==> run a <==
Design aoc_solver_top, start of the top module:
module aoc_solver_top #(
    parameter WIDTH    = 32,
    parameter HEIGHT   = 32,
    parameter LOG_SIZE = 10
) (
    input         clear,
    input         clock,
    input  [31:0] reg_wdata,
    input         reg_write_strobe,
    input  [3:0]  reg_addr,
    output [31:0] reg_rdata
);
clock: 2.22 ns
lec_check: 0
abc_area: 1
cap_margin: 20
core_margin: 2
core_utilization: 72
cts_cluster_diameter: 210
cts_cluster_size: 21
hold_slack_margin: 0.24
setup_slack_margin: -0.16
slew_margin: 20
run.sh (not shown) runs the stock make flow with config.mk's settings and CLKGATE_MAP_FILE=.
==> inputs of run b, as changes to run a <==
Settings changed: ABC_AREA 1 to unset, CAP_MARGIN 20 to 15, CELL_PAD_IN_SITES_DETAIL_PLACEMENT set to 0, CTS_CLUSTER_DIAMETER 210 to unset, CTS_CLUSTER_SIZE 21 to 14, HOLD_SLACK_MARGIN 0.24 to 0.09, PLACE_DENSITY set to 0.61, SETUP_SLACK_MARGIN -0.16 to -0.21, SLEW_MARGIN 20 to 40.
==> flow/constraint.sdc (replaced) <==
create_clock -name core_clock -period 3.04 [get_ports {clock}]
set_input_delay 0.6080 -clock core_clock [delete_from_list [all_inputs] [get_ports {clock}]]
set_output_delay 0.6080 -clock core_clock [all_outputs]
set_load 0.01 [all_outputs]
==> inputs of run c, as changes to run a <==
Settings changed: ABC_AREA 1 to unset, CELL_PAD_IN_SITES_GLOBAL_PLACEMENT set to 2, CORE_ASPECT_RATIO set to 1.53, CORE_MARGIN 2 to 8, CORE_UTILIZATION 72 to 40, CTS_CLUSTER_DIAMETER 210 to unset, CTS_CLUSTER_SIZE 21 to 95, HOLD_SLACK_MARGIN 0.24 to 0.16, SETUP_SLACK_MARGIN -0.16 to unset, TNS_END_PERCENT set to 65.
==> flow/constraint.sdc (replaced) <==
create_clock -name core_clock -period 5.0 [get_ports {clock}]
set_input_delay 1.0000 -clock core_clock [delete_from_list [all_inputs] [get_ports {clock}]]
set_output_delay 1.0000 -clock core_clock [all_outputs]
set_load 0.01 [all_outputs]
==> inputs of run d, as changes to run a <==
Settings changed: ABC_AREA 1 to unset, CORE_ASPECT_RATIO set to 0.71, CTS_CLUSTER_DIAMETER 210 to 147, CTS_CLUSTER_SIZE 21 to unset, HOLD_SLACK_MARGIN 0.24 to unset, PLACE_DENSITY set to 0.63, SETUP_SLACK_MARGIN -0.16 to 0.7.
==> flow/constraint.sdc (replaced) <==
create_clock -name core_clock -period 4.9 [get_ports {clock}]
set_input_delay 0.9800 -clock core_clock [delete_from_list [all_inputs] [get_ports {clock}]]
set_output_delay 0.9800 -clock core_clock [all_outputs]
set_load 0.01 [all_outputs]
==> results <==
metric                                                                       run b                           run a                         run d                         run c
Number of buffers created by CTS                                               205                             116                           189                           221
Number of cell instances after yosys synthesis                                6130                            9032                          6130                          6130
GPL Wtd Cong                                                                 0.883                           0.892                         0.878                         0.755
Complex Gates by Area                                                        2.72%                           3.24%                         2.72%                         2.72%
Chip Width                                                                  336 um                          343 um                        398 um                        376 um
Count of nets after finishing                                                 6278                            9330                          6113                          6142
Via total after detailed routing                                             46400                           64000                         44900                         44500
PnR worst setup slack                                                    -0.725 ns                        -1.12 ns                      0.861 ns                      0.919 ns
Final period util                                                             124%                            150%                         82.4%                         81.6%
CTS resizes                                                                     14                             349                             0                             0
Worst R2R Start                                       cur_x_pipe[35][8]$_SDFF_PP0_    cur_x_pipe[35][2]$_SDFF_PP0_       read_addr[0]$_SDFF_PP0_  cur_y_pipe[35][7]$_SDFF_PP0_
Final Power                                                               57300 uW                        67900 uW                      35200 uW                      36200 uW
Number of endpoints failing setup at the final stage                             9                            1784                             0                             0
Endpoint, Worst Hold                                   waddr_pipe[0][3]$_SDFF_PP0_  ram_write_addr[2]$_SDFFE_PP0P_  waddr_pipe[21][9]$_SDFF_PP0_  waddr_pipe[19][7]$_SDFF_PP0_
Int Power                                                                 45900 uW                        53500 uW                      28200 uW                      28900 uW
Number of levels in the clock H-tree                                             4                               3                             4                             4
Clock-pin slew on the worst setup and hold paths                           0.06 ns                         0.09 ns                       0.06 ns                       0.06 ns
Yosys-reported design area after synthesis                              79300 um^2                      82700 um^2                    79300 um^2                    79300 um^2
Buf+Inv Stages, Crit Path                                                        3                               4                             2                             2
Global-route wire length before repair                                   261000 um                       332000 um                     250000 um                     303000 um
Pre-CTS setup slack                                                      -0.748 ns                        -1.29 ns                      0.779 ns                      0.844 ns
Comb area share                                                              24.6%                           23.6%                         25.1%                         24.6%
Hold_ws                                                                   0.233 ns                        0.334 ns                      0.420 ns                      0.421 ns
Result of the run                                       complete, but fails checks      complete, but fails checks  no timing/DRC/antenna violations  no timing/DRC/antenna violations
Reasons for failing layout checks                                     setup timing                    setup timing                             -                             -
Power and IR drop assume default switching activity.
